--- flow/design.v ---
module invert (input wire i, output wire o);
   assign o = !i;
endmodule
module and2 (input wire i0, i1, output wire o);
  assign o = i0 & i1;
endmodule
module or2 (input wire i0, i1, output wire o);
  assign o = i0 | i1;
endmodule
module xor2 (input wire i0, i1, output wire o);
  assign o = i0 ^ i1;
endmodule
module and3 (input wire i0, i1, i2, output wire o);
   wire t;
   and2 and2_0 (i0, i1, t);
   and2 and2_1 (i2, t, o);
endmodule
module or3 (input wire i0, i1, i2, output wire o);
   wire t;
   or2 or2_0 (i0, i1, t);
   or2 or2_1 (i2, t, o);
endmodule
module xor3 (input wire i0, i1, i2, output wire o);
   wire t;
   xor2 xor2_0 (i0, i1, t);
   xor2 xor2_1 (i2, t, o);
endmodule
module and5(input wire i0, i1, i2, i3, i4, output wire o);
  wire t1;
  and3 a1(i0,i1,i2,t1);
  and3 a2(i3,i4,t1,o);
endmodule
module or5(input wire i0, i1, i2, i3, i4, output wire o);
  wire t1;
  or3 o1(i0,i1,i2,t1);
  or3 o2(i3,i4,t1,o);
endmodule
module mux2 (input wire i0, i1, j, output wire o);
  assign o = (j==0)?i0:i1;
endmodule
module mux4 (input wire [0:3] i, input wire j1, j0, output wire o);
  wire  t0, t1;
  mux2 mux2_0 (i[0], i[1], j0, t0);
  mux2 mux2_1 (i[2], i[3], j0, t1);
  mux2 mux2_2 (t0, t1, j1, o);
endmodule
module mux8 (input wire [0:7] i, input wire j2, j1, j0, output wire o);
  wire  t0, t1;
  mux4 mux4_0 (i[0:3], j1, j0, t0);
  mux4 mux4_1 (i[4:7], j1, j0, t1);
  mux2 mux2_0 (t0, t1, j2, o);
endmodule
module mux16 (input wire [0:15] i, input wire j3, j2, j1, j0, output wire o);
  wire  t0, t1;
  mux8 mux8_0 (i[0:7], j2, j1, j0, t0);
  mux8 mux8_1 (i[8:15], j2, j1, j0, t1);
  mux2 mux2_0 (t0, t1, j3, o);
endmodule
module demux2 (input wire i, j, output wire o0, o1);
  assign o0 = (j==0)?i:1'b0;
  assign o1 = (j==1)?i:1'b0;
endmodule
module demux4 (input wire i, input wire j1, j0, output wire [0:3] o);
  wire  t0, t1;
  demux2 demux2_0 (i, j1, t0, t1);
  demux2 demux2_1 (t0, j0, o[0], o[1]);
  demux2 demux2_2 (t1, j0, o[2], o[3]);
endmodule
module demux8 (input wire i, j2, j1, j0, output wire [0:7] o);
  wire  t0, t1;
  demux2 demux2_0 (i, j2, t0, t1);
  demux4 demux4_0 (t0, j1, j0, o[0:3]);
  demux4 demux4_1 (t1, j1, j0, o[4:7]);
endmodule
module demux16 (input wire i, j3, j2, j1, j0, output wire [0:15] o);
  wire  t0, t1;
  demux2 demux2_0 (i, j3, t0, t1);
  demux8 demux4_0 (t0, j2, j1, j0, o[0:7]);
  demux8 demux4_1 (t1, j2, j1, j0, o[8:15]);
endmodule
module df (input wire clk, in, output wire out);
  reg df_out;
  always@(posedge clk) df_out <= in;
  assign out = df_out;
endmodule
module dfr (input wire clk, reset, in, output wire out);
  wire reset_, df_in;
  invert invert_0 (reset, reset_);
  and2 and2_0 (in, reset_, df_in);
  df df_0 (clk, df_in, out);
endmodule
module dfr16 (input wire clk,reset, input wire [15:0] in, output wire [15:0] out);
  dfr d0(clk,reset, in[0], out[0]);
  dfr d1(clk,reset, in[1], out[1]);
  dfr d2(clk,reset, in[2], out[2]);
  dfr d3(clk,reset, in[3], out[3]);
  dfr d4(clk,reset, in[4], out[4]);
  dfr d5(clk,reset, in[5], out[5]);
  dfr d6(clk,reset, in[6], out[6]);
  dfr d7(clk,reset, in[7], out[7]);
  dfr d8(clk,reset, in[8], out[8]);
  dfr d9(clk,reset, in[9], out[9]);
  dfr d10(clk,reset, in[10], out[10]);
  dfr d11(clk,reset, in[11], out[11]);
  dfr d12(clk,reset, in[12], out[12]);
  dfr d13(clk,reset, in[13], out[13]);
  dfr d14(clk,reset, in[14], out[14]);
  dfr d15(clk,reset, in[15], out[15]);
endmodule
module dfrl (input wire clk, reset, load, in, output wire out);
  wire _in;
  mux2 mux2_0(out, in, load, _in);
  dfr dfr_1(clk, reset, _in, out);
endmodule
module ha(input wire i0, i1, output wire sum, cout);
  xor2 _i0(i0, i1, sum);
  and2 _i1(i0, i1, cout);
endmodule
module fa (input wire i0, i1, cin, output wire sum, cout);
   wire t0, t1, t2;
   xor3 _i0 (i0, i1, cin, sum);
   and2 _i1 (i0, i1, t0);
   and2 _i2 (i1, cin, t1);
   and2 _i3 (cin, i0, t2);
   or3 _i4 (t0, t1, t2, cout);
endmodule
module addsub (input wire addsub, i0, i1, cin, output wire sumdiff, cout);
  wire t;
  fa _i0 (i0, t, cin, sumdiff, cout);
  xor2 _i1 (i1, addsub, t);
endmodule
module bin_counter(input wire clk, reset, in, output wire[3:0] out);
    wire[3:0] t0,t1;
    dfrl d0(clk,reset,in,t0[0],out[0]);
    dfrl d1(clk,reset,in,t0[1],out[1]);
    dfrl d2(clk,reset,in,t0[2],out[2]);
    dfrl d3(clk,reset,in,t0[3],out[3]);
    ha h0(out[0],in,t0[0],t1[0]);
    ha h1(out[1],t1[0],t0[1],t1[1]);
    ha h2(out[2],t1[1],t0[2],t1[2]);
    ha h3(out[3],t1[2],t0[3],t1[3]);
endmodule
module reg_file_slice (input wire clk, reset, wr, rd, input wire [3:0] rd_addr, wr_addr, input wire d_in, output wire d_out);
	wire [0:15] t1,t2;
	wire t3;
	demux16 dm1(wr, wr_addr[3], wr_addr[2], wr_addr[1], wr_addr[0], t1);
	dfrl d0 (clk,reset,t1[0] ,d_in,t2[0]);
	dfrl d1 (clk,reset,t1[1] ,d_in,t2[1]);
	dfrl d2 (clk,reset,t1[2] ,d_in,t2[2]);
	dfrl d3 (clk,reset,t1[3] ,d_in,t2[3]);
	dfrl d4 (clk,reset,t1[4] ,d_in,t2[4]);
	dfrl d5 (clk,reset,t1[5] ,d_in,t2[5]);
	dfrl d6 (clk,reset,t1[6] ,d_in,t2[6]);
	dfrl d7 (clk,reset,t1[7] ,d_in,t2[7]);
	dfrl d8 (clk,reset,t1[8] ,d_in,t2[8]);
	dfrl d9 (clk,reset,t1[9] ,d_in,t2[9]);
	dfrl d10(clk,reset,t1[10],d_in,t2[10]);
	dfrl d11(clk,reset,t1[11],d_in,t2[11]);
	dfrl d12(clk,reset,t1[12],d_in,t2[12]);
	dfrl d13(clk,reset,t1[13],d_in,t2[13]);
	dfrl d14(clk,reset,t1[14],d_in,t2[14]);
    dfrl d15(clk,reset,t1[15],d_in,t2[15]);
	mux16 m1(t2, rd_addr[3], rd_addr[2], rd_addr[1], rd_addr[0], t3);
	and2 a1(t3, rd, d_out);
endmodule
module full_empty(input wire[3:0] front,rear, output wire full, empty);
	wire [3:0] t,out;
	wire t1,t2;
	addsub as1(1, front[0], rear[0], 1, out[0], t[0]);
	addsub as2(1, front[1], rear[1], t[0], out[1], t[1]);
	addsub as3(1, front[2], rear[2], t[1], out[2], t[2]);
	addsub as4(1, front[3], rear[3], t[2], out[3], t[3]);
	invert i1(t[3],t1);
	and5 a1(out[0],out[1],out[2],out[3],1'b1,full);
	or5 o1(out[0],out[1],out[2],out[3],t1,t2);
	invert i2(t2,empty);
endmodule
module memory(input wire clk, reset, wr, rd, input wire[3:0] wr_addr, rd_addr, input wire[15:0] d_in, output wire[15:0] d_out);
	reg_file_slice r0 (clk,reset,wr,rd,rd_addr,wr_addr,d_in[0], d_out[0]);
	reg_file_slice r1 (clk,reset,wr,rd,rd_addr,wr_addr,d_in[1], d_out[1]);
	reg_file_slice r2 (clk,reset,wr,rd,rd_addr,wr_addr,d_in[2], d_out[2]);
	reg_file_slice r3 (clk,reset,wr,rd,rd_addr,wr_addr,d_in[3], d_out[3]);
	reg_file_slice r4 (clk,reset,wr,rd,rd_addr,wr_addr,d_in[4], d_out[4]);
	reg_file_slice r5 (clk,reset,wr,rd,rd_addr,wr_addr,d_in[5], d_out[5]);
	reg_file_slice r6 (clk,reset,wr,rd,rd_addr,wr_addr,d_in[6], d_out[6]);
	reg_file_slice r7 (clk,reset,wr,rd,rd_addr,wr_addr,d_in[7], d_out[7]);
	reg_file_slice r8 (clk,reset,wr,rd,rd_addr,wr_addr,d_in[8], d_out[8]);
	reg_file_slice r9 (clk,reset,wr,rd,rd_addr,wr_addr,d_in[9], d_out[9]);
	reg_file_slice r10(clk,reset,wr,rd,rd_addr,wr_addr,d_in[10],d_out[10]);
	reg_file_slice r11(clk,reset,wr,rd,rd_addr,wr_addr,d_in[11],d_out[11]);
	reg_file_slice r12(clk,reset,wr,rd,rd_addr,wr_addr,d_in[12],d_out[12]);
	reg_file_slice r13(clk,reset,wr,rd,rd_addr,wr_addr,d_in[13],d_out[13]);
	reg_file_slice r14(clk,reset,wr,rd,rd_addr,wr_addr,d_in[14],d_out[14]);
	reg_file_slice r15(clk,reset,wr,rd,rd_addr,wr_addr,d_in[15],d_out[15]);
endmodule
module fifo(input wire clk,reset,wr,rd, input wire[15:0] d_in, output wire full,empty, output wire[15:0] d_out);
	wire[3:0] front,rear;
	wire[15:0] t;
	wire front_inc,rear_inc,full_,empty_;
	full_empty f0(front,rear,full,empty);
	invert i0(full,full_);
	invert i1(empty,empty_);
	and2 a1(wr,full_,front_inc);
	bin_counter bc0(clk,reset,front_inc,front);
	and2 a2(rd,empty_,rear_inc);
	bin_counter bc1(clk,reset,rear_inc,rear);
	memory m0(clk, reset, front_inc, rear_inc, front, rear, d_in, t);
	dfr16 d0(clk, reset, t, d_out);
endmodule
--- flow/config.mk ---
export PLATFORM = sky130hd
export DESIGN_NAME = fifo
export DESIGN_NICKNAME = fifo
export VERILOG_FILES = /design/flow/design.v
export SDC_FILE = /design/flow/constraint.sdc
export NUM_CORES = 4
export LEC_CHECK = 0
export CAP_MARGIN = 0
export CORE_MARGIN = 2
export CORE_UTILIZATION = 72
export CTS_CLUSTER_DIAMETER = 374
export CTS_CLUSTER_SIZE = 25
export PLACE_DENSITY = 0.36
export SETUP_SLACK_MARGIN = -0.23
export SLEW_MARGIN = 20
--- flow/constraint.sdc ---
create_clock -name core_clock -period 2.82 [get_ports {clk}]
set_input_delay 0.5640 -clock core_clock [delete_from_list [all_inputs] [get_ports {clk}]]
set_output_delay 0.5640 -clock core_clock [all_outputs]
set_load 0.01 [all_outputs]
--- flow/run.sh ---
#!/bin/bash
# the make line also repeats each setting of config.mk as NAME=value (left out here)
make -C /OpenROAD-flow-scripts/flow DESIGN_CONFIG=/design/flow/config.mk WORK_HOME=/design/flow/orfs CLKGATE_MAP_FILE= finish
==> out/results.txt, run 1 <==
Mapped cell area - 12,200 µm²
Sequential share of power - 0.531
Finished Layout Cells - 1,608
Slew headroom - 0.339
Synth cell types - 35
Reg2Reg Depth - 17
Clk latency of the worst-skew pair - 0.49 ns
Dpl ws - -0.474 ns
Die Area - 18,100 µm²
Aoi share - 0.118
# port buffers - 37
Final Worst Setup Slack - -0.401 ns
Post-synth area hogs - dfxtp_1 46%, nand2_1 16%, mux4_2 12%
DPL Wire Length - 20,100 µm
Combinational gate power - 1310 µW
Vias - 10,200
Clk slew on worst S/H paths - 0.10 ns
Switching Fraction - 0.269
Hold Vio Cnt, Final - 0
XOR Share, Synth - 0.00143
First-pass GRT wire length - 51,600 µm
Clock skew - 0.0208 ns
EDFF count, synth - 0
SO Faults - negative setup slack
Cycle use final - 1.14
YS warnings - 6
DRC viols - 0
Gpl congestion - 0.849
OpenROAD warning count - 33
GRT Overall Usage - 0.364
Hold Path End - m0.r1.d4.dfr_1.df_0.df_out
Bufs on Longest Clock Path - 3
CP Capture Type - output pin
Leakage Power - 0.00448 µW
Pwr per Cell Area - 557 nW/µm²
Largest area contributor in the netlist - dfxtp_1
Syn_area_per_cell - 8.74 µm²
Clk root buf - clkbuf_16
Worst Hold Class - input port to register
Final setup violation count - 278
Most frequent CP cell - inv_2
Combinational Power Share - 0.172
Critical path fanouts, max - 2
Peak Freq - 0.310 GHz
Setup crit start kind - register
WL/cell - 20.3 µm
Critical path class - register to output pin
Crit path to - full
Antenna Nets Post-Route - 0
CTS Buf Count - 15
Yosys simple share - 0.198
Vias in the first global route - 10,000
Ys async rst share - 0
Grt total ovfl - 0
Nets - 1,417
Synthesized registers - 280
Adder Area Share - 0.0121
P_sw - 2050 µW
P_seq - 4050 µW
Synthesis area per yosys - 12,200 µm²
Slew Limit Fails - 0
Top cells by count - 520 x nand2_1, 280 x dfxtp_1, 253 x a21oi_1, 64 x mux4_2, 46 x buf_2
Clk power - 2260 µW
R2R Path End - bc0.d3.dfr_1.df_0.df_out
Number of nets at floorplan - 1,429
FP Util - 0.738
Dominant Register Cell - dfxtp_1
CTS tree - yes
Post-CTS Hold Buffers - 0
Synthesized instance count - 1,399
Critical Path Stages - 10
Top delay family on crit path - adder cells
Slowest CP cell - fa_1
Critical Path Start - bc0.d0.dfr_1.df_0.df_out
Main logic family - simple AND/OR/NAND/NOR gates
Initial antenna violation count - 0
Cells along the critical path - inv_2 > ha_4 > inv_2 > fa_2 > fa_2 > inv_2 > fa_1 > nand4bb_4 > inv_2 > buf_6
Num ports - 38
Hold slack - 0.342 ns
Yosys cell count - 1,399
Start of the worst register-to-register path - bc0.d0.dfr_1.df_0.df_out
# clock sinks - 280
ANT cells - 0
Hold_sp - reset
MUX area fraction - 0.144
R2r setup slk - -0.31 ns
CP arrival - 2.66 ns
Outcome - finished with violations
CORE AREA - 16,600 µm²
Post-synth seq share - 0.458
Hold depth - 2
Largest Pwr Group - sequential cells
Most common cell in the netlist - nand2_1
Unrepaired setup endpoints after global routing - yes
Worst VDD drop - 0.597 mV
Die Width - 134 µm
Clk pwr share - 0.297
Largest net degree at the start of global routing - 181
Buf/Inv on CP - 5
CTS H-Tree Depth - 1
P_int - 5570 µW
DRT Pass-1 Iters - 6
Rows - 47
Top-area cell share - 0.458
CP peak stage delay - 0.41 ns
Worst Max-Slew Pin Slew - 0.991 ns
Via density - 6.32
Die H - 134 µm
Tmin final - 3.22 ns
DR iter-0 viols - 975
Worst Path Required - 2.26 ns
# placed instances - 1,586
Syn-to-layout area delta - 11.7%
Final WL - 32,600 µm
Max_cap viols - 0
[cell type report]
type | instances | area (µm²)
clock inverters | 1 | 20.0
flip-flops and latches | 280 | 5620
clock buffers | 17 | 383
inverters | 9 | 36.3
fillers | 1041 | 2910
well taps | 220 | 275
multi-input cells | 966 | 5980
repair buffers | 115 | 1360
[layer usage]
metal | global-route usage | wire length, µm | vias to the layer above
li1 | - | - | 4632
met3 | 0.0457 | 3010 | 98
met4 | 0.128 | 999 | 0
met1 | 0.475 | 12300 | 4885
met2 | 0.630 | 16300 | 549
met5 | 0 | 0 | -
[metrics by stage]
stage | util | power [µW] | cell area, µm² | setup TNS (ns)
floorplan | - | 4980 | 12500 | -45.03
global placement | 0.794 | 5280 | 13200 | -23.86
detailed placement | 0.794 | 5300 | 13200 | -51.54
CTS | 0.820 | 7530 | 13600 | -33.84
global route | 0.824 | 7840 | 13700 | -46.61
finish | 0.824 | 7620 | 13700 | -27.42
[what timing repair did]
action | CTS | global route
gates resized | 14 | 10
pin swaps | 6 | 3
buffers inserted | 3 | 4
setup endpoints to repair | 28 | 64
==> inputs of run 2 (changes only) <==
CAP_MARGIN = 20   (was 0)
CORE_UTILIZATION = 40   (was 72)
CTS_CLUSTER_DIAMETER = default   (was 374)
CTS_CLUSTER_SIZE = default   (was 25)
PLACE_DENSITY = 0.6   (was 0.36)
SETUP_SLACK_MARGIN = 0.85   (was -0.23)
clock period = 4.49 ns   (was 2.82 ns; I/O delays follow)
==> run 2 against run 1 <==
Now clean on timing, DRC and antenna. Global-route usage decreased by 16 points. Flip-flop count unchanged. Clock-buffer cell count increased by 25. First-iteration DRC count increased by 3.3%. Critical endpoint is now empty. Largest cell class unchanged.
==> out/results.txt, run 2 <==
# clock sinks - 280 (unchanged)
R2r setup slk - 1.06 ns (+1.37 ns)
Crit path to - empty
Clk root buf - clkbuf_16
WL met2 - 14,900 µm (-8.5%)
P_sw - 1440 µW (-30%)
Met3 WL - 2280 µm (-24%)
Gpl congestion - 0.786 (-7.4%)
Unrepaired setup endpoints after global routing - yes
Combinational gate power - 718 µW (-45%)
Bufs on Longest Clock Path - 3 (unchanged)
Max_cap viols - 0 (unchanged)
Hold depth - 2 (unchanged)
Aoi share - 0.118 (unchanged)
Synthesis area per yosys - 12,200 µm² (unchanged)
R2R Path End - m0.r4.d0.dfr_1.df_0.df_out
Buf/Inv on CP - 4 (-1)
FP Util - 0.403 (-0.335)
Hold_sp - m0.r0.d6.dfr_1.df_0.df_out
OpenROAD warning count - 33 (unchanged)
Critical Path Stages - 10 (unchanged)
Worst Path Required - 3.59 ns (+1.33 ns)
Dpl ws - 0.798 ns (+1.27 ns)
Die Area - 32,000 µm² (+77%)
Met1 WL - 15,300 µm (+25%)
Peak Freq - 0.279 GHz
Adder Area Share - 0.0121 (unchanged)
Yosys simple share - 0.198 (unchanged)
DPL Wire Length - 18,900 µm (-5.9%)
P_seq - 2540 µW (-37%)
Top-area cell share - 0.458 (unchanged)
Final setup violation count - 0 (-100%)
CP arrival - 2.68 ns (+0.02 ns)
YS warnings - 6 (unchanged)
Clock skew - 0.0117 ns (-0.00918 ns)
Start of the worst register-to-register path - bc0.d0.dfr_1.df_0.df_out
Final Worst Setup Slack - 0.910 ns (+1.31 ns)
Via density - 5.37 (-15%)
Vias in the first global route - 9,057 (-9.7%)
CP peak stage delay - 0.42 ns (about the same)
Number of nets at floorplan - 1,429 (unchanged)
Top cells by count - 520 x nand2_1, 280 x dfxtp_1, 253 x a21oi_1, 64 x mux4_2, 46 x buf_2
Die Width - 179 µm (+33%)
Slowest CP cell - fa_1
Synthesized instance count - 1,399 (unchanged)
Tmin final - 3.58 ns
Top delay family on crit path - adder cells
CTS H-Tree Depth - 1 (unchanged)
CTS Buf Count - 29 (+14)
Initial antenna violation count - 1 (+1)
Mapped cell area - 12,200 µm² (unchanged)
P_int - 4190 µW (-25%)
DR iter-0 viols - 1,007 (+3.3%)
GRT Overall Usage - 0.208 (-0.156)
CORE AREA - 30,300 µm² (+83%)
Clk latency of the worst-skew pair - 0.54 ns (+0.05 ns)
Cells along the critical path - inv_1 > ha_1 > inv_1 > fa_2 > fa_2 > inv_2 > fa_1 > nand4bb_1 > nor2_1 > clkdlybuf4s15_1
Hold Vio Cnt, Final - 0 (unchanged)
Outcome - timing/DRC/antenna clean
Nets - 1,371 (-3.2%)
Combinational Power Share - 0.128 (-0.044)
Leakage Power - 0.00432 µW (-3.5%)
Setup crit start kind - register
Reg2Reg Depth - 13 (-4)
EDFF count, synth - 0 (unchanged)
Ys async rst share - 0 (unchanged)
Clk slew on worst S/H paths - 0.06 ns (-0.04 ns)
Worst Hold Class - register to register
Rows - 64 (+36%)
Syn_area_per_cell - 8.74 µm² (unchanged)
Clk pwr share - 0.420 (+0.123)
CTS tree - yes
Switching Fraction - 0.256 (-0.0128)
Final WL - 33,300 µm (+2.0%)
Antenna Nets Post-Route - 0 (unchanged)
Largest net degree at the start of global routing - 135 (-25%)
CP Capture Type - output pin
WL/cell - 18.9 µm (-6.7%)
XOR Share, Synth - 0.00143 (unchanged)
Sequential share of power - 0.452 (-0.079)
Critical path fanouts, max - 2 (unchanged)
Synth cell types - 35 (unchanged)
DRT Pass-1 Iters - 5 (-1)
Clk power - 2360 µW (+4%)
Post-synth area hogs - dfxtp_1 46%, nand2_1 16%, mux4_2 12%
Largest area contributor in the netlist - dfxtp_1
Cycle use final - 0.797 (-0.345)
Largest Pwr Group - sequential cells
Critical path class - register to output pin
Slew headroom - 0.313 (-0.0262)
Hold Path End - m0.r0.d6.dfr_1.df_0.df_out
Main logic family - simple AND/OR/NAND/NOR gates
Syn-to-layout area delta - 9.64%
Grt total ovfl - 0 (unchanged)
DP Area - 12,400 µm² (-5.6%)
Post-synth seq share - 0.458 (unchanged)
Hold slack - 0.452 ns (+0.110 ns)
Num ports - 38 (unchanged)
DRC viols - 0 (unchanged)
Total negative slack - 0 ns (+27.42 ns)
Worst Max-Slew Pin Slew - 1.03 ns (+0.0393 ns)
Final instance area - 13,400 µm² (-1.9%)
Vias - 9,454 (-7.0%)
Critical Path Start - bc0.d0.dfr_1.df_0.df_out
Pwr per Cell Area - 419 nW/µm² (-25%)
Max layer used - met4
Die H - 179 µm (+33%)
# port buffers - 37 (unchanged)
First-pass GRT wire length - 51,500 µm (about the same)
Dominant Register Cell - dfxtp_1
Most common cell in the netlist - nand2_1
MUX area fraction - 0.144 (unchanged)
Slew Limit Fails - 0 (unchanged)
Tot Pwr - 5620 µW (-26%)
Synthesized registers - 280 (unchanged)
Worst VDD drop - 0.441 mV (-26%)
Yosys cell count - 1,399 (unchanged)
-- run 2: through the flow --
| stage | std cells | utilization |
|---|---|---|
| finish | 1759 | 0.442 |
| global route | 1758 | 0.442 |
| CTS | 1757 | 0.441 |
| detailed placement | 1701 | 0.409 |
| global placement | 1701 | 0.409 |
| floorplan | 1399 | - |
-- run 2: metal layers --
metal / GRT usage / up-vias
li1: - / 4556
met1: 0.299 / 4566
met2: 0.331 / 285
met3: 0.0312 / 47
met4: 0.0488 / 0
met5: 0 / -
-- run 2: area by class of cell --
cell class | instances | area (µm²)
timing repair buffer | 55 | 517
clock buffer | 42 | 855
antenna | 1 | 2.50
multi-input combinational | 966 | 5810
clock inverter | 10 | 81.3
inverter | 9 | 33.8
sequential | 280 | 5620
fill | 2908 | 16900
tap | 396 | 495
-- run 2: timing repair --
action / in CTS / in global routing
buffers inserted: 4 / 1
hold buffers: 0 / 0
setup endpoints to repair: 2 / 2
pin swaps: 2 / 2
resized: 10 / 2
==> inputs of run 3 (changes only) <==
CAP_MARGIN = 30   (was 20)
CELL_PAD_IN_SITES_GLOBAL_PLACEMENT = 0   (was default)
CORE_ASPECT_RATIO = 0.85   (was default)
CORE_MARGIN = 6   (was 2)
CORE_UTILIZATION = 33   (was 40)
CTS_CLUSTER_SIZE = 71   (was default)
GPL_ROUTABILITY_DRIVEN = 1   (was default)
MIN_ROUTING_LAYER = met1   (was default)
PLACE_DENSITY = default   (was 0.6)
SETUP_SLACK_MARGIN = default   (was 0.85)
TNS_END_PERCENT = 10   (was default)
clock period = 6.95 ns   (was 4.49 ns; I/O delays follow)
==> run 3 against run 2 <==
Via count is 0.88% higher. First-iteration DRC count is 5.9% higher. Flip-flop count stayed put. Setup slack better by 0.79 ns. Combinational power is 38% lower. Area after synthesis stayed put. Sequential share of layout area is 0.47 points lower. Core utilization is 6.8 points lower. Synthesized cell count stayed put. Power is 35% lower. Largest power group unchanged. Highest routed layer unchanged.
==> out/results.txt, run 3 <==
DR iter-0 viols - 1,066 (+5.9%)
First-pass GRT wire length - 53,400 µm (+3.6%)
Synthesized instance count - 1,399 (unchanged)
Buf/Inv on CP - 4 (unchanged)
Max_cap viols - 0 (unchanged)
Most common cell in the netlist - nand2_1
Initial antenna violation count - 0 (-1)
Start of the worst register-to-register path - bc1.d1.dfr_1.df_0.df_out
Worst VDD drop - 0.188 mV (-57%)
Cycle use final - 0.755 (-0.0419)
Via density - 5.15 (-4.2%)
Worst Hold Class - register to register
# clock sinks - 280 (unchanged)
P_seq - 1650 µW (-35%)
Critical path class - register to output pin
Main logic family - simple AND/OR/NAND/NOR gates
Die H - 190 µm (+5.9%)
XOR Share, Synth - 0.00143 (unchanged)
Largest net degree at the start of global routing - 135 (unchanged)
FP Util - 0.337 (-0.0659)
Final WL - 34,200 µm (+2.9%)
Outcome - timing/DRC/antenna clean
CP Capture Type - output pin
Combinational Power Share - 0.121 (-0.007)
Bufs on Longest Clock Path - 3 (unchanged)
Crit path to - full
Hold depth - 2 (unchanged)
Fin util - 0.374 (-0.0683)
Combinational gate power - 443 µW (-38%)
Unrepaired setup endpoints after global routing - no
Setup crit start kind - register
Die Area - 41,900 µm² (+31%)
Nets - 1,369 (-0.15%)
Synthesis area per yosys - 12,200 µm² (unchanged)
Total negative slack - 0 ns (unchanged)
Tmin final - 5.25 ns
Antenna Nets Post-Route - 0 (unchanged)
# port buffers - 37 (unchanged)
DP Area - 12,500 µm² (+0.65%)
MUX area fraction - 0.144 (unchanged)
Post-cts resize count - 0 (-10)
Critical Path Stages - 8 (-2)
Worst Path Required - 5.56 ns (+1.97 ns)
Number of nets at floorplan - 1,429 (unchanged)
Clk slew on worst S/H paths - 0.06 ns (about the same)
Clk power - 1560 µW (-34%)
Hold slack - 0.451 ns (-0.00105 ns)
Sequential share of power - 0.452 (about the same)
Syn_area_per_cell - 8.74 µm² (unchanged)
P_sw - 922 µW (-36%)
Ys async rst share - 0 (unchanged)
Reg2Reg Depth - 11 (-2)
Mapped cell area - 12,200 µm² (unchanged)
CTS tree - yes
Slew Limit Fails - 0 (unchanged)
CORE AREA - 36,300 µm² (+20%)
Most frequent CP cell - fa_1
Post-synth seq share - 0.458 (unchanged)
Fillers - 3,600 (+24%)
CTS H-Tree Depth - 1 (unchanged)
CP arrival - 3.86 ns (+1.18 ns)
Register area - 5610 µm² (about the same)
Cells along the critical path - inv_1 > fa_1 > fa_1 > inv_1 > fa_1 > nand4bb_1 > inv_2 > clkdlybuf4s50_1
Hold_sp - m0.r4.d2.dfr_1.df_0.df_out
Post-CTS setup buffers - 0 (-4)
Synthesized registers - 280 (unchanged)
Post-CTS Hold Buffers - 0 (unchanged)
Top-area cell share - 0.458 (unchanged)
Yosys cell count - 1,399 (unchanged)
Top cells by count - 520 x nand2_1, 280 x dfxtp_1, 253 x a21oi_1, 64 x mux4_2, 46 x buf_2
Rows - 64 (unchanged)
Peak Freq - 0.190 GHz
Critical Path Start - bc1.d1.dfr_1.df_0.df_out
P_int - 2730 µW (-35%)
EDFF count, synth - 0 (unchanged)
DPL Wire Length - 19,700 µm (+4.2%)
Slew headroom - 0.311 (-0.00221)
Clk root buf - clkbuf_16
Post-synth area hogs - dfxtp_1 46%, nand2_1 16%, mux4_2 12%
Num ports - 38 (unchanged)
Leakage Power - 0.00431 µW (-0.33%)
Grt total ovfl - 0 (unchanged)
Largest area contributor in the netlist - dfxtp_1
Critical path fanouts, max - 20 (+18)
Switching Fraction - 0.252 (-0.00357)
Vias - 9,537 (+0.88%)
Final setup violation count - 0 (unchanged)
DRT Pass-1 Iters - 5 (unchanged)
R2r setup slk - 3.31 ns (+2.25 ns)
Clock skew - 0.0136 ns (+0.00191 ns)
CTS Buf Count - 31 (+6.9%)
Syn-to-layout area delta - 10.8%
Dominant Register Cell - dfxtp_1
Worst Max-Slew Pin Slew - 1.03 ns (+0.000420 ns)
Comb area - 5790 µm² (-0.37%)
Hold Vio Cnt, Final - 0 (unchanged)
Synth cell types - 35 (unchanged)
Largest Pwr Group - sequential cells
YS warnings - 6 (unchanged)
R2R Path End - d0.d11.df_0.df_out
ANT cells - 0 (-1)
Top delay family on crit path - buffers and inverters
CP peak stage delay - 0.64 ns (+0.22 ns)
Yosys simple share - 0.198 (unchanged)
Pwr per Cell Area - 270 nW/µm² (-36%)
Adder Area Share - 0.0121 (unchanged)
WL/cell - 18.5 µm (-2.2%)
Aoi share - 0.118 (unchanged)
Final instance area - 13,600 µm² (+1.1%)
Die Width - 221 µm (+23%)
Clk latency of the worst-skew pair - 0.56 ns (+0.02 ns)
Slowest CP cell - clkdlybuf4s50_1
Gpl congestion - 0.764 (-2.7%)
OpenROAD warning count - 28 (-15%)
GRT Overall Usage - 0.158 (-0.0508)
Hold Path End - m0.r4.d2.dfr_1.df_0.df_out
DRC viols - 0 (unchanged)
Clk pwr share - 0.427 (+0.007)
Vias in the first global route - 9,158 (+1.1%)
==> run 3: final cells by class <==
class | count | area share
clock buffer | 46 | 0.0665
clock inverter | 5 | 0.00443
inverter | 9 | 0.00249
multi-input combinational | 966 | 0.427
sequential | 280 | 0.414
tap | 495 | 0.0457
timing repair buffer | 51 | 0.0396
==> run 3: layer usage <==
metal | GRT usage | vias to the layer above | routed length [µm]
li1 | - | 4548 | -
met3 | 0.0263 | 64 | 2690
met2 | 0.261 | 317 | 15900
met4 | 0.0388 | 0 | 737
met1 | 0.216 | 4608 | 14900
met5 | 0 | - | 0
==> run 3: through the flow <==
stage	setup slack, ns	total power, µW	std cells
detailed placement	2.26	2120	1795
CTS	1.66	3670	1846
global placement	2.32	2110	1793
global route	1.53	3790	1852
floorplan	2.67	2000	1399
finish	1.70	3650	1852
==> inputs of run 4 (changes only) <==
ABC_AREA = 1   (was default)
CAP_MARGIN = 20   (was 30)
CELL_PAD_IN_SITES_GLOBAL_PLACEMENT = default   (was 0)
CORE_ASPECT_RATIO = default   (was 0.85)
CORE_MARGIN = 2   (was 6)
CORE_UTILIZATION = 70   (was 33)
CTS_CLUSTER_SIZE = default   (was 71)
GPL_ROUTABILITY_DRIVEN = default   (was 1)
MIN_ROUTING_LAYER = default   (was met1)
TNS_END_PERCENT = default   (was 10)
clock period = 2.49 ns   (was 6.95 ns; I/O delays follow)
==> run 4 against run 3 <==
The run now fails in 5_1_grt. Die area fell by 50%. Synthesized cell count rose by 51%. Area after synthesis rose by 14%.
==> out/results.txt, run 4 <==
Outcome - did not finish
EDFF count, synth - 0 (unchanged)
Post-synth seq share - 0.401 (-0.0572)
CTS Buf Count - 29 (-6.5%)
FP Util - 0.716 (+0.379)
MUX area fraction - 0 (-0.144)
CORE AREA - 19,500 µm² (-46%)
Clk root buf - clkbuf_16
Top-area cell share - 0.401 (-0.0572)
Post-CTS Hold Buffers - 0 (unchanged)
Bufs on Longest Clock Path - 3 (unchanged)
DPL Wire Length - 20,500 µm (+4.3%)
Main logic family - simple AND/OR/NAND/NOR gates
Gpl congestion - 0.816 (+6.7%)
Number of nets at floorplan - 2,148 (+50%)
Yosys cell count - 2,118 (+51%)
Mapped cell area - 14,000 µm² (+14%)
# port buffers - 37 (unchanged)
Num ports - 38 (unchanged)
YS warnings - 6 (unchanged)
Failed at - 5_1_grt
Most common cell in the netlist - nand2_1
Largest area contributor in the netlist - dfxtp_1
Dominant Register Cell - dfxtp_1
GRT Overall Usage - 0.998
Synthesized registers - 280 (unchanged)
Yosys simple share - 0.373 (+0.175)
Die Width - 145 µm (-34%)
Synthesized instance count - 2,118 (+51%)
# clock sinks - 280 (unchanged)
Die Area - 21,100 µm² (-50%)
Synthesis area per yosys - 14,000 µm² (+14%)
Adder Area Share - 0.0106 (-0.00151)
Aoi share - 0.118 (about the same)
Rows - 51 (-20%)
Ys async rst share - 0 (unchanged)
Post-synth area hogs - dfxtp_1 40%, nand3_1 14%, nand2_1 14%
CTS H-Tree Depth - 1 (unchanged)
Top cells by count - 520 x nand2_1, 404 x nand3_1, 306 x a21oi_1, 300 x nor2_1, 280 x dfxtp_1
Syn_area_per_cell - 6.60 µm² (-25%)
XOR Share, Synth - 0 (-0.00143)
Grt total ovfl - 1,198
Error msg - [ERROR GRT-0232] Routing congestion too high. Check the congestion heatmap in the GUI.
Dpl ws - -0.723 ns (-2.99 ns)
Die H - 145 µm (-23%)
Synth cell types - 21 (-40%)
[run 4: metal layers]
layer / overflow / track usage
met1: 36 / 0.931
met2: 801 / 1.17
met3: 38 / 0.858
met4: 318 / 1.09
met5: 5 / 0.689
[run 4: timing repair]
action / 4_1_cts
setup endpoints to repair: 281
pin swaps: 147
cloned: 53
buffers inserted: 59
resized: 249
endpoints found under the hold margin: 0
[run 4: per-stage QoR]
stage	area, µm²	utilization	hold WS (ns)	instances
global placement	15200	0.781	0.453	2268
detailed placement	15200	0.781	0.461	2268
floorplan	15100	-	0.446	2118
CTS	19100	0.980	0.475	2432
==> inputs of run 5 (changes only) <==
CELL_PAD_IN_SITES_GLOBAL_PLACEMENT = 0   (was default)
CORE_MARGIN = 3   (was 2)
CORE_UTILIZATION = 17   (was 70)
CTS_CLUSTER_SIZE = 84   (was default)
PLACE_DENSITY = 0.95   (was default)
SLEW_MARGIN = 40   (was 20)
TNS_END_PERCENT = 90   (was default)
clock period = 2.62 ns   (was 2.49 ns; I/O delays follow)
==> run 5 against run 4 <==
Area after synthesis stayed put. Now fails the layout checks on negative setup slack. Synthesized cell count is the same. Die area went up to 4.1 times the previous value.
==> out/results.txt, run 5 <==
Adder Area Share - 0.0106 (unchanged)
Cycle use final - 1.37
Leakage Power - 0.00721 µW
Mapped cell area - 14,000 µm² (unchanged)
Vias - 17,600
WL/cell - 21.6 µm
Setup crit start kind - register
# clock sinks - 280 (unchanged)
Synthesized registers - 280 (unchanged)
Clock skew - 0.0606 ns
Slew headroom - 0.314
EDFF count, synth - 0 (unchanged)
Comb area - 9310 µm²
Clk root buf - clkbuf_16
Final Worst Setup Slack - -0.968 ns
# port buffers - 37 (unchanged)
Top-area cell share - 0.401 (unchanged)
Yosys simple share - 0.373 (unchanged)
FP Util - 0.173 (-0.543)
Sequential share of power - 0.333
Die Area - 85,700 µm² (+310%)
Largest net degree at the start of global routing - 106
Unrepaired setup endpoints after global routing - yes
Register area - 5620 µm²
P_int - 8550 µW
MUX area fraction - 0 (unchanged)
Main logic family - simple AND/OR/NAND/NOR gates
Syn-to-layout area delta - 45.5%
DRT Pass-1 Iters - 17
Hold_sp - m0.r15.d5.dfr_1.df_0.df_out
Critical Path Stages - 18
CTS tree - yes
Cells along the critical path - inv_8 > ha_4 > inv_2 > fa_2 > fa_2 > inv_2 > fa_1 > nor2_1 > nand2_2 > buf_6 > nand4_1 > buf_4 > nor2_4 > buf_12 > buf_12 > nand3_1 > nand2_1 > nor2_1
Fillers - 8,096
Hold Path End - m0.r15.d5.dfr_1.df_0.df_out
CTS Buf Count - 30 (+3.4%)
SO Faults - negative setup slack
Post-synth seq share - 0.401 (unchanged)
Clk slew on worst S/H paths - 0.09 ns
Most common cell in the netlist - nand2_1
CP Capture Type - register
DR iter-0 viols - 3,610
DPL Wire Length - 23,300 µm (+14%)
Top delay family on crit path - adder cells
Crit path to - m0.r14.d13.dfr_1.df_0.df_out
Final WL - 69,200 µm
GRT Overall Usage - 0.115
Start of the worst register-to-register path - bc0.d0.dfr_1.df_0.df_out
R2r setup slk - -0.97 ns
Hold depth - 2
Number of nets at floorplan - 2,148 (unchanged)
P_sw - 5100 µW
Critical path fanouts, max - 16
XOR Share, Synth - 0 (unchanged)
Reg2Reg Depth - 18
Synthesis area per yosys - 14,000 µm² (unchanged)
Buf/Inv on CP - 7
Aoi share - 0.118 (unchanged)
Dominant Register Cell - dfxtp_1
Clk latency of the worst-skew pair - 0.61 ns
Critical Path Start - bc0.d0.dfr_1.df_0.df_out
YS warnings - 6 (unchanged)
CP arrival - 4.01 ns
Combinational Power Share - 0.310
Outcome - finished with violations
Tmin final - 3.59 ns
Slowest CP cell - nor2_1
Slew Limit Fails - 0
Syn_area_per_cell - 6.60 µm² (unchanged)
CTS H-Tree Depth - 1 (unchanged)
Synth cell types - 21 (unchanged)
OpenROAD warning count - 32
Post-synth area hogs - dfxtp_1 40%, nand3_1 14%, nand2_1 14%
Hold Vio Cnt, Final - 0
Pwr per Cell Area - 671 nW/µm²
Hold slack - 0.481 ns
CORE AREA - 80,900 µm² (+310%)
Largest Pwr Group - the clock network
Fin util - 0.251
Antenna Nets Post-Route - 0
Largest area contributor in the netlist - dfxtp_1
Gpl congestion - 0.777 (-4.7%)
Rows - 104 (+100%)
DRC viols - 0
R2R Path End - m0.r14.d13.dfr_1.df_0.df_out
Worst Path Required - 3.04 ns
Final setup violation count - 282
Worst Max-Slew Pin Slew - 1.03 ns
Max_cap viols - 0
Initial antenna violation count - 3
Via density - 5.49
Grt total ovfl - 0
Top cells by count - 520 x nand2_1, 404 x nand3_1, 306 x a21oi_1, 300 x nor2_1, 280 x dfxtp_1
Worst Hold Class - register to register
Clk pwr share - 0.357
CP peak stage delay - 0.47 ns
Num ports - 38 (unchanged)
Ys async rst share - 0 (unchanged)
Die H - 293 µm (+100%)
Die Width - 293 µm (+100%)
Nets - 2,151
Vias in the first global route - 15,400
Switching Fraction - 0.374
Synthesized instance count - 2,118 (unchanged)
Combinational gate power - 4230 µW
Clk power - 4870 µW
Critical path class - register to register
Worst VDD drop - 0.506 mV
P_seq - 4550 µW
Bufs on Longest Clock Path - 3 (unchanged)
Peak Freq - 0.279 GHz
First-pass GRT wire length - 81,100 µm
Yosys cell count - 2,118 (unchanged)
## run 5: metal layers
metal  GRT usage  up-vias  routed length [µm]
met5           0        -                 106
met4      0.0750        6                7680
met3      0.0341      888               11500
met2       0.184     1928               28600
met1       0.134     7856               21300
li1            -     6935                   -
## run 5: area by class of cell
type / instances / area share
multi-input cells: 1573 / 0.458
clock inverters: 12 / 0.00879
repair buffers: 186 / 0.137
inverters: 50 / 0.0100
clock buffers: 44 / 0.0449
well taps: 1060 / 0.0652
flip-flops and latches: 280 / 0.276
diodes: 2 / 0.000246
## run 5: metrics by stage
stage               setup WS [ns]  setup TNS [ns]  instance area (µm²)  cells  total power, µW
floorplan                  -0.643         -109.41                15000   2118             6890
global placement           -0.494          -80.34                16200   3065             7710
detailed placement         -0.479          -85.58                16300   3066             7800
CTS                        -0.670         -133.98                18500   3173            12600
global route                -1.06         -183.55                20300   3205            13900
finish                     -0.968         -151.19                20300   3207            13600
## run 5: timing repair
item                       CTS  global route
pin swaps                   22           183
gates cloned                24            16
hold buffers                 0             0
setup endpoints to repair  274           282
setup buffers               30            37
gates resized               49           346
==> inputs of run 6 (changes only) <==
CELL_PAD_IN_SITES_GLOBAL_PLACEMENT = default   (was 0)
CORE_MARGIN = 2   (was 3)
CORE_UTILIZATION = 68   (was 17)
CTS_CLUSTER_DIAMETER = 50   (was default)
CTS_CLUSTER_SIZE = 36   (was 84)
PLACE_DENSITY = 0.6   (was 0.95)
TNS_END_PERCENT = default   (was 90)
clock period = 3.85 ns   (was 2.62 ns; I/O delays follow)
==> run 6 against run 5 <==
The run now finishes clean. Combinational power fell by 53%. Highest routed layer unchanged. Global-route usage rose by 23 points. Area after synthesis did not move. Largest power group unchanged. Synthesized cell count did not move. Sequential power fell by 33%. Flip-flop count did not move. Critical endpoint is now full.
==> out/results.txt, run 6 <==
Outcome - timing/DRC/antenna clean
Final instance area - 15,300 µm² (-25%)
Worst Path Required - 3.08 ns (+0.04 ns)
Buf/Inv on CP - 5 (-2)
Antenna Nets Post-Route - 0 (unchanged)
OpenROAD warning count - 34 (+6.3%)
Die H - 147 µm (-50%)
Met1 WL - 16,100 µm (-24%)
CP arrival - 3.03 ns (-0.98 ns)
Fin util - 0.755 (+0.504)
P_seq - 3070 µW (-33%)
Tmin final - 3.80 ns
Synthesized instance count - 2,118 (unchanged)
Synth cell types - 21 (unchanged)
Worst VDD drop - 0.473 mV (-6.6%)
Register area - 5620 µm² (unchanged)
CP peak stage delay - 0.42 ns (-0.05 ns)
EDFF count, synth - 0 (unchanged)
GRT Overall Usage - 0.341 (+0.226)
FP Util - 0.691 (+0.518)
CTS Buf Count - 31 (+3.3%)
Syn_area_per_cell - 6.60 µm² (unchanged)
Nets - 2,047 (-4.8%)
Final setup violation count - 0 (-100%)
Pwr per Cell Area - 545 nW/µm² (-19%)
Hold_sp - m0.r13.d9.dfr_1.df_0.df_out
DR iter-0 viols - 1,244 (-66%)
DRC viols - 0 (unchanged)
Via density - 5.87 (+6.8%)
Grt total ovfl - 0 (unchanged)
CTS H-Tree Depth - 1 (unchanged)
Die Area - 21,700 µm² (-75%)
Slew headroom - 0.466 (+0.152)
Fillers - 1,690 (-79%)
Aoi share - 0.118 (unchanged)
Num ports - 38 (unchanged)
# placed instances - 2,250 (-27%)
Critical path class - register to output pin
Vias in the first global route - 12,400 (-19%)
# port buffers - 37 (unchanged)
Final WL - 37,800 µm (-45%)
Final Worst Setup Slack - 0.0538 ns (+1.02 ns)
Clk slew on worst S/H paths - 0.07 ns (-0.02 ns)
Yosys simple share - 0.373 (unchanged)
Ys async rst share - 0 (unchanged)
Switching Fraction - 0.344 (-0.0295)
DPL Wire Length - 19,400 µm (-17%)
Synthesized registers - 280 (unchanged)
MUX area fraction - 0 (unchanged)
Largest Pwr Group - the clock network
Initial antenna violation count - 1 (-2)
Crit path to - full
Clk latency of the worst-skew pair - 0.56 ns (-0.05 ns)
Sequential share of power - 0.369 (+0.036)
Slew Limit Fails - 0 (unchanged)
Top delay family on crit path - adder cells
XOR Share, Synth - 0 (unchanged)
# clock sinks - 280 (unchanged)
Critical Path Start - bc0.d0.dfr_1.df_0.df_out
Mapped cell area - 14,000 µm² (unchanged)
Clk root buf - clkbuf_16
Gpl congestion - 0.777 (about the same)
Main logic family - simple AND/OR/NAND/NOR gates
R2R Path End - m0.r12.d3.dfr_1.df_0.df_out
WL met2 - 17,400 µm (-39%)
Setup crit start kind - register
Top-area cell share - 0.401 (unchanged)
Post-synth seq share - 0.401 (unchanged)
Cycle use final - 0.986 (-0.383)
Adder Area Share - 0.0106 (unchanged)
Rows - 52 (-50%)
Worst Max-Slew Pin Slew - 0.801 ns (-0.228 ns)
Finished Layout Cells - 2,311 (-28%)
Most common cell in the netlist - nand2_1
Syn-to-layout area delta - 9.30%
CP Capture Type - output pin
Hold depth - 2 (unchanged)
P_sw - 2870 µW (-44%)
Reg2Reg Depth - 17 (-1)
Combinational gate power - 1990 µW (-53%)
YS warnings - 6 (unchanged)
Peak Freq - 0.263 GHz
Number of nets at floorplan - 2,148 (unchanged)
Max_cap viols - 0 (unchanged)
Slowest CP cell - fa_1
Vias - 13,600 (-23%)
P_int - 5460 µW (-36%)
Total negative slack - 0 ns (+151.19 ns)
CTS tree - yes
Synthesis area per yosys - 14,000 µm² (unchanged)
Hold Vio Cnt, Final - 0 (unchanged)
Met3 WL - 3090 µm (-73%)
Max layer used - met5
Hold Path End - m0.r13.d9.dfr_1.df_0.df_out
R2r setup slk - 0.25 ns (+1.22 ns)
DP Area - 14,100 µm² (-13%)
Combinational Power Share - 0.239 (-0.071)
Critical Path Stages - 11 (-7)
Largest area contributor in the netlist - dfxtp_1
ANT cells - 0 (-2)
Die Width - 147 µm (-50%)
Bufs on Longest Clock Path - 3 (unchanged)
Clk power - 3270 µW (-33%)
WL/cell - 16.4 µm (-24%)
Largest net degree at the start of global routing - 121 (+14%)
DRT Pass-1 Iters - 7 (-10)
Comb area - 7020 µm² (-25%)
Clk pwr share - 0.392 (+0.035)
Dpl ws - 0.364 ns (+0.843 ns)
Start of the worst register-to-register path - bc0.d0.dfr_1.df_0.df_out
Worst Hold Class - register to register
Critical path fanouts, max - 4 (-12)
First-pass GRT wire length - 61,700 µm (-24%)
Dominant Register Cell - dfxtp_1
Post-synth area hogs - dfxtp_1 40%, nand3_1 14%, nand2_1 14%
Leakage Power - 0.00609 µW (-16%)
Clock skew - 0.0140 ns (-0.0466 ns)
Yosys cell count - 2,118 (unchanged)
Top cells by count - 520 x nand2_1, 404 x nand3_1, 306 x a21oi_1, 300 x nor2_1, 280 x dfxtp_1
Cells along the critical path - inv_6 > ha_1 > inv_1 > fa_1 > fa_1 > inv_1 > fa_1 > nor2_1 > nand2_2 > inv_1 > dlygate4sd2_1
CORE AREA - 20,200 µm² (-75%)
-- run 6: layout make-up --
type / count / share of cell area
Clock buffer: 34 / 0.0535
Clock inverter: 23 / 0.0210
Inverter: 50 / 0.0131
Multi-Input combinational cell: 1573 / 0.459
Sequential cell: 280 / 0.368
Tap cell: 270 / 0.0221
Timing Repair Buffer: 81 / 0.0635
-- run 6: through the flow --
| stage | power [µW] | hold WS (ns) |
|---|---|---|
| 6_report | 8330 | 0.481 |
| 5_1_grt | 8660 | 0.497 |
| 4_1_cts | 8290 | 0.484 |
| 3_5_place_dp | 5050 | 0.468 |
| 3_3_place_gp | 4970 | 0.460 |
| 2_1_floorplan | 4520 | 0.452 |
-- run 6: timing repair --
| action | 4_1_cts | 5_1_grt |
|---|---|---|
| pin swaps | 0 | 1 |
| hold buffers | 0 | 0 |
| setup endpoints to repair | 1 | 2 |
| gates resized | 1 | 1 |
| setup buffers | 0 | 3 |
-- run 6: per-layer routing --
layer	global-route usage	vias to the layer above
li1	-	6705
met5	0	-
met3	0.0432	91
met4	0.130	2
met2	0.565	576
met1	0.459	6181
==> inputs of run 7 (changes only) <==
SETUP_SLACK_MARGIN = 1.38   (was default)
clock period = 4.7 ns   (was 3.85 ns; I/O delays follow)
==> run 7 against run 6 <==
Combinational power shrank 19%. Still clean on timing, DRC and antenna. Sequential power fell by 18%. Synthesized cell count unchanged. Hold slack got worse by 0.0020 ns. Largest power group is now sequential cells. Setup slack better by 1.0 ns. Area after synthesis unchanged. Highest routed layer is now met4. First-iteration DRC count rose by 8.4%. Critical path type unchanged. Die area stayed put. Flip-flop count unchanged. Design area fell by 1.4%. Final cell count fell by 0.17%. Register-to-register slack better by 1.1 ns. Critical endpoint unchanged.
==> out/results.txt, run 7 <==
OpenROAD warning count - 34 (unchanged)
Leakage Power - 0.00594 µW (-2.5%)
CTS H-Tree Depth - 1 (unchanged)
Clock skew - 0.0116 ns (-0.00237 ns)
CP arrival - 2.69 ns (-0.34 ns)
Largest area contributor in the netlist - dfxtp_1
Hold Path End - m0.r7.d9.dfr_1.df_0.df_out
Critical Path Stages - 11 (unchanged)
CP peak stage delay - 0.44 ns (+0.02 ns)
Top delay family on crit path - adder cells
CTS tree - yes
DP Area - 13,900 µm² (-1.5%)
First-pass GRT wire length - 61,700 µm (about the same)
Num ports - 38 (unchanged)
Worst Hold Class - register to register
Via density - 5.87 (about the same)
Dominant Register Cell - dfxtp_1
Vias - 13,500 (-0.13%)
CORE AREA - 20,200 µm² (unchanged)
Yosys cell count - 2,118 (unchanged)
Cycle use final - 0.772 (-0.214)
Peak Freq - 0.275 GHz
Critical path class - register to output pin
YS warnings - 6 (unchanged)
Aoi share - 0.118 (unchanged)
EDFF count, synth - 0 (unchanged)
Outcome - timing/DRC/antenna clean
Hold Vio Cnt, Final - 0 (unchanged)
P_seq - 2520 µW (-18%)
Post-synth seq share - 0.401 (unchanged)
DPL Wire Length - 17,800 µm (-8.2%)
Clk power - 2240 µW (-31%)
DRT Pass-1 Iters - 7 (unchanged)
Fillers - 1,693 (+0.18%)
Max_cap viols - 0 (unchanged)
Initial antenna violation count - 0 (-1)
WL met2 - 17,900 µm (+3.4%)
Yosys simple share - 0.373 (unchanged)
Critical Path Start - bc0.d0.dfr_1.df_0.df_out
Max layer used - met4
FP Util - 0.691 (unchanged)
Most common cell in the netlist - nand2_1
GRT Overall Usage - 0.343 (+0.00141)
Top-area cell share - 0.401 (unchanged)
Buf/Inv on CP - 5 (unchanged)
Clk slew on worst S/H paths - 0.07 ns (about the same)
P_int - 4120 µW (-25%)
# placed instances - 2,237 (-0.58%)
Crit path to - full
Number of nets at floorplan - 2,148 (unchanged)
MUX area fraction - 0 (unchanged)
Adder Area Share - 0.0106 (unchanged)
Clk latency of the worst-skew pair - 0.55 ns (about the same)
Worst Path Required - 3.76 ns (+0.68 ns)
DRC viols - 0 (unchanged)
Worst Max-Slew Pin Slew - 0.843 ns (+0.0424 ns)
Combinational Power Share - 0.253 (+0.014)
Synth cell types - 21 (unchanged)
R2R Path End - m0.r15.d14.dfr_1.df_0.df_out
Cells along the critical path - inv_8 > ha_4 > inv_2 > fa_2 > fa_2 > inv_2 > fa_1 > nor2_2 > nand2_2 > inv_2 > buf_6
# clock sinks - 280 (unchanged)
Antenna Nets Post-Route - 0 (unchanged)
Final WL - 38,400 µm (+1.4%)
Final instance area - 15,100 µm² (-1.4%)
Top cells by count - 520 x nand2_1, 404 x nand3_1, 306 x a21oi_1, 300 x nor2_1, 280 x dfxtp_1
Nets - 2,047 (unchanged)
Worst VDD drop - 0.341 mV (-28%)
Pwr per Cell Area - 423 nW/µm² (-22%)
Largest Pwr Group - sequential cells
Sequential share of power - 0.396 (+0.027)
Bufs on Longest Clock Path - 3 (unchanged)
Critical path fanouts, max - 2 (-2)
Die Width - 147 µm (unchanged)
Largest net degree at the start of global routing - 119 (-1.7%)
Unrepaired setup endpoints after global routing - yes
XOR Share, Synth - 0 (unchanged)
Vias in the first global route - 12,200 (-1.3%)
Gpl congestion - 0.787 (+1.3%)
Post-synth area hogs - dfxtp_1 40%, nand3_1 14%, nand2_1 14%
WL/cell - 16.6 µm (+1.6%)
Mapped cell area - 14,000 µm² (unchanged)
Total negative slack - 0 ns (unchanged)
Main logic family - simple AND/OR/NAND/NOR gates
Reg2Reg Depth - 17 (unchanged)
Die H - 147 µm (unchanged)
Slew headroom - 0.438 (-0.0282)
ANT cells - 0 (unchanged)
Slowest CP cell - fa_1
Die Area - 21,700 µm² (unchanged)
DR iter-0 viols - 1,348 (+8.4%)
CTS Buf Count - 28 (-9.7%)
Finished Layout Cells - 2,307 (-0.17%)
Start of the worst register-to-register path - bc0.d0.dfr_1.df_0.df_out
Switching Fraction - 0.354 (+0.00960)
P_sw - 2260 µW (-21%)
Hold_sp - m0.r7.d9.dfr_1.df_0.df_out
# port buffers - 37 (unchanged)
Most frequent CP cell - inv_2
Clk root buf - clkbuf_16
Tmin final - 3.63 ns
Syn_area_per_cell - 6.60 µm² (unchanged)
Met3 WL - 3010 µm (-2.7%)
Setup crit start kind - register
Post-CTS Hold Buffers - 0 (unchanged)
R2r setup slk - 1.35 ns (+1.10 ns)
Synthesized instance count - 2,118 (unchanged)
Grt total ovfl - 0 (unchanged)
Synthesized registers - 280 (unchanged)
CP Capture Type - output pin
Final setup violation count - 0 (unchanged)
Combinational gate power - 1610 µW (-19%)
Clk pwr share - 0.351 (-0.041)
Met1 WL - 16,200 µm (+0.70%)
Slew Limit Fails - 0 (unchanged)
Ys async rst share - 0 (unchanged)
Hold depth - 2 (unchanged)
Syn-to-layout area delta - 7.79%
Rows - 52 (unchanged)
Synthesis area per yosys - 14,000 µm² (unchanged)
[run 7: area by class of cell]
cell class,count,area [µm²],share of cell area
Clock buffer,32,757,0.0502
Timing Repair inverter,1,6.26,0.000415
Timing Repair Buffer,81,885,0.0587
Sequential cell,280,5620,0.373
Clock inverter,18,171,0.0114
Inverter,50,208,0.0138
Multi-Input combinational cell,1575,7080,0.470
Tap cell,270,338,0.0224
[run 7: timing repair]
item	in CTS	in global routing
setup buffers	11	6
pin swaps	10	7
setup endpoints to repair	52	174
gates cloned	3	0
gates resized	19	19
[run 7: stage by stage]
stage | hold WS, ns | setup slack (ns) | util | power, µW
after floorplan | 0.452 | 1.38 | - | 3720
after global placement | 0.459 | 1.09 | 0.681 | 4060
after detailed placement | 0.467 | 0.967 | 0.686 | 4110
after CTS | 0.483 | 1.08 | 0.739 | 6340
after global routing | 0.501 | 0.996 | 0.745 | 6640
final | 0.479 | 1.07 | 0.745 | 6380
[run 7: layer usage]
layer | global-route usage | vias to the layer above
met2 | 0.574 | 561
li1 | - | 6724
met1 | 0.456 | 6155
met3 | 0.0414 | 98
met5 | 0 | -
met4 | 0.133 | 0
==> inputs of run 8 (changes only) <==
ABC_AREA = default   (was 1)
CORE_UTILIZATION = 40   (was 68)
CTS_CLUSTER_DIAMETER = default   (was 50)
CTS_CLUSTER_SIZE = default   (was 36)
SETUP_SLACK_MARGIN = default   (was 1.38)
SLEW_MARGIN = 20   (was 40)
clock period = 3.82 ns   (was 4.7 ns; I/O delays follow)
==> run 8 against run 7 <==
Setup slack lost 0.92 ns. Power grew 6.5%. Synthesized cell count shrank 34%. Non-clock buffer count shrank 5. Die area grew 47%. Clock power grew 34%. Sequential share of layout area grew 3.8 points. Critical path type unchanged. Highest routed layer unchanged.
==> out/results.txt, run 8 <==
Start of the worst register-to-register path - bc0.d0.dfr_1.df_0.df_out
CP Capture Type - output pin
CTS tree - yes
P_sw - 1730 µW (-23%)
Bufs on Longest Clock Path - 3 (unchanged)
MUX area fraction - 0.144 (+0.144)
CTS H-Tree Depth - 1 (unchanged)
Nets - 1,393 (-32%)
Main logic family - simple AND/OR/NAND/NOR gates
OpenROAD warning count - 28 (-18%)
Initial antenna violation count - 0 (unchanged)
P_int - 5070 µW (+23%)
Cells along the critical path - inv_1 > ha_1 > inv_1 > fa_1 > fa_1 > inv_1 > fa_1 > nand4bb_4 > inv_2 > dlygate4sd2_1
Leakage Power - 0.00446 µW (-25%)
GRT Overall Usage - 0.214 (-0.129)
First-pass GRT wire length - 52,800 µm (-14%)
Switching Fraction - 0.255 (-0.0989)
Buf/Inv on CP - 5 (unchanged)
Fillers - 2,911 (+72%)
Dpl ws - 0.414 ns (-0.553 ns)
Hold_sp - m0.r5.d11.dfr_1.df_0.df_out
Final WL - 33,700 µm (-12%)
Synthesized registers - 280 (unchanged)
Post-CTS Hold Buffers - 0 (unchanged)
Combinational Power Share - 0.120 (-0.133)
Largest net degree at the start of global routing - 132 (+11%)
Die H - 179 µm (+21%)
Critical Path Stages - 10 (-1)
Ys async rst share - 0 (unchanged)
CP arrival - 2.91 ns (+0.22 ns)
Worst Max-Slew Pin Slew - 1.03 ns (+0.189 ns)
Hold Path End - m0.r5.d11.dfr_1.df_0.df_out
DRC viols - 0 (unchanged)
Outcome - timing/DRC/antenna clean
Final Worst Setup Slack - 0.148 ns (-0.922 ns)
Yosys simple share - 0.198 (-0.175)
# clock sinks - 280 (unchanged)
Gpl congestion - 0.789 (+0.27%)
Top-area cell share - 0.458 (+0.0572)
Dominant Register Cell - dfxtp_1
R2R Path End - bc0.d3.dfr_1.df_0.df_out
Peak Freq - 0.272 GHz
CP peak stage delay - 0.43 ns (about the same)
# port buffers - 37 (unchanged)
EDFF count, synth - 0 (unchanged)
YS warnings - 6 (unchanged)
Synthesis area per yosys - 12,200 µm² (-12%)
Aoi share - 0.118 (about the same)
Cycle use final - 0.961 (+0.189)
Reg2Reg Depth - 17 (unchanged)
Die Area - 32,000 µm² (+47%)
DR iter-0 viols - 1,004 (-26%)
Yosys cell count - 1,399 (-34%)
Hold slack - 0.451 ns (-0.0278 ns)
Synth cell types - 35 (+67%)
ANT cells - 0 (unchanged)
Clk power - 3000 µW (+34%)
R2r setup slk - 0.49 ns (-0.86 ns)
Slew Limit Fails - 0 (unchanged)
CTS Buf Count - 30 (+7.1%)
DRT Pass-1 Iters - 5 (-2)
Syn-to-layout area delta - 11.6%
Rows - 64 (+23%)
DPL Wire Length - 19,600 µm (+9.9%)
Tmin final - 3.67 ns
Sequential share of power - 0.440 (+0.044)
Via density - 5.39 (-8.1%)
Worst Path Required - 3.06 ns (-0.70 ns)
Die Width - 179 µm (+21%)
Worst VDD drop - 0.538 mV (+58%)
Max_cap viols - 0 (unchanged)
Hold depth - 2 (unchanged)
Pwr per Cell Area - 498 nW/µm² (+18%)
Final setup violation count - 0 (unchanged)
Antenna Nets Post-Route - 0 (unchanged)
Adder Area Share - 0.0121 (+0.00151)
Vias - 9,603 (-29%)
Post-synth area hogs - dfxtp_1 46%, nand2_1 16%, mux4_2 12%
FP Util - 0.403 (-0.288)
Clock skew - 0.0137 ns (+0.00209 ns)
Total negative slack - 0 ns (unchanged)
Worst Hold Class - register to register
Combinational gate power - 813 µW (-50%)
XOR Share, Synth - 0.00143 (+0.00143)
Largest area contributor in the netlist - dfxtp_1
Slew headroom - 0.312 (-0.126)
Critical Path Start - bc0.d0.dfr_1.df_0.df_out
Post-synth seq share - 0.458 (+0.0572)
Tot Pwr - 6800 µW (+6.5%)
P_seq - 2990 µW (+19%)
Clk slew on worst S/H paths - 0.06 ns (about the same)
Vias in the first global route - 9,250 (-24%)
Mapped cell area - 12,200 µm² (-12%)
Clk pwr share - 0.441 (+0.090)
Num ports - 38 (unchanged)
Hold Vio Cnt, Final - 0 (unchanged)
Crit path to - full
Syn_area_per_cell - 8.74 µm² (+32%)
Grt total ovfl - 0 (unchanged)
DP Area - 12,600 µm² (-9.1%)
Clk latency of the worst-skew pair - 0.56 ns (about the same)
Synthesized instance count - 1,399 (-34%)
Setup crit start kind - register
Unrepaired setup endpoints after global routing - no
Slowest CP cell - fa_1
Top cells by count - 520 x nand2_1, 280 x dfxtp_1, 253 x a21oi_1, 64 x mux4_2, 46 x buf_2
Critical path class - register to output pin
Critical path fanouts, max - 2 (unchanged)
Top delay family on crit path - adder cells
Number of nets at floorplan - 1,429 (-33%)
Final instance area - 13,700 µm² (-9.4%)
Most common cell in the netlist - nand2_1
CORE AREA - 30,300 µm² (+50%)
Largest Pwr Group - the clock network
WL/cell - 18.9 µm (+14%)
Clk root buf - clkbuf_16
run 8: metrics by stage:
| stage | util | instances |
|---|---|---|
| final | 0.450 | 1780 |
| after global routing | 0.450 | 1780 |
| after CTS | 0.450 | 1780 |
| after detailed placement | 0.416 | 1727 |
| after global placement | 0.416 | 1727 |
| after floorplan | - | 1399 |
run 8: per-layer routing:
layer / vias up / wire length (µm) / part of all wire / track usage
met5: - / 0 / 0 / 0
li1: 4607 / - / - / -
met3: 51 / 2670 / 0.079 / 0.0282
met4: 0 / 695 / 0.021 / 0.0498
met2: 298 / 15400 / 0.46 / 0.341
met1: 4647 / 14900 / 0.44 / 0.308
run 8: repair_timing:
item / in CTS / in global routing
resized: 3 / 0
endpoints found under the setup margin: 2 / 0
setup buffers: 0 / 0
run 8: layout make-up:
cell class / count / area (µm²) / area share
Clock buffer: 42 / 907 / 0.0664
Clock inverter: 11 / 123 / 0.00898
Inverter: 9 / 33.8 / 0.00247
Multi-Input combinational cell: 966 / 5810 / 0.425
Sequential cell: 280 / 5610 / 0.411
Tap cell: 396 / 495 / 0.0363
Timing Repair Buffer: 76 / 677 / 0.0496
==> inputs of run 9 (changes only) <==
ABC_AREA = 1   (was default)
CORE_UTILIZATION = 72   (was 40)
CTS_CLUSTER_SIZE = 10   (was default)
SETUP_SLACK_MARGIN = 0.92   (was default)
clock period = 3.78 ns   (was 3.82 ns; I/O delays follow)
==> run 9 against run 8 <==
The run now fails in 5_1_grt. Die area down 36%. Area after synthesis is 14% higher. Synthesized cell count rose by 51%.
==> out/results.txt, run 9 <==
XOR Share, Synth - 0 (-0.00143)
Mapped cell area - 14,000 µm² (+14%)
FP Util - 0.740 (+0.337)
Die Area - 20,500 µm² (-36%)
# clock sinks - 280 (unchanged)
Dpl ws - 0.147 ns (-0.267 ns)
Bufs on Longest Clock Path - 3 (unchanged)
Largest area contributor in the netlist - dfxtp_1
Clk root buf - clkbuf_16
Post-synth seq share - 0.401 (-0.0572)
Most common cell in the netlist - nand2_1
Yosys simple share - 0.373 (+0.175)
Outcome - did not finish
Aoi share - 0.118 (about the same)
Number of nets at floorplan - 2,148 (+50%)
Error msg - [ERROR DPL-0038] Utilization greater than 100%, impossible to legalize
CTS H-Tree Depth - 1 (unchanged)
Rows - 50 (-22%)
Gpl congestion - 0.786 (-0.36%)
MUX area fraction - 0 (-0.144)
Synthesis area per yosys - 14,000 µm² (+14%)
Synthesized registers - 280 (unchanged)
Synth cell types - 21 (-40%)
Die Width - 143 µm (-20%)
Synthesized instance count - 2,118 (+51%)
Adder Area Share - 0.0106 (-0.00151)
CTS Buf Count - 31 (+3.3%)
YS warnings - 6 (unchanged)
Num ports - 38 (unchanged)
EDFF count, synth - 0 (unchanged)
Top cells by count - 520 x nand2_1, 404 x nand3_1, 306 x a21oi_1, 300 x nor2_1, 280 x dfxtp_1
# port buffers - 37 (unchanged)
Yosys cell count - 2,118 (+51%)
CORE AREA - 18,900 µm² (-38%)
Die H - 143 µm (-20%)
Main logic family - simple AND/OR/NAND/NOR gates
Syn_area_per_cell - 6.60 µm² (-25%)
Post-CTS Hold Buffers - 0 (unchanged)
Ys async rst share - 0 (unchanged)
Post-synth area hogs - dfxtp_1 40%, nand3_1 14%, nand2_1 14%
Failed at - 5_1_grt
Top-area cell share - 0.401 (-0.0572)
Dominant Register Cell - dfxtp_1
DPL Wire Length - 19,200 µm (-2.2%)
==> run 9: repair_timing <==
action | 4_1_cts
gates resized | 76
cloned | 25
buffers inserted | 44
setup endpoints to repair | 259
pin swaps | 33
==> run 9: stage by stage <==
stage,hold slack [ns],cells,utilization,area (µm²)
after floorplan,0.446,2118,-,15100
after detailed placement,0.461,2230,0.786,14800
after CTS,0.473,2332,0.897,16900
after global placement,0.453,2229,0.784,14800
Power and IR drop assume default switching activity.
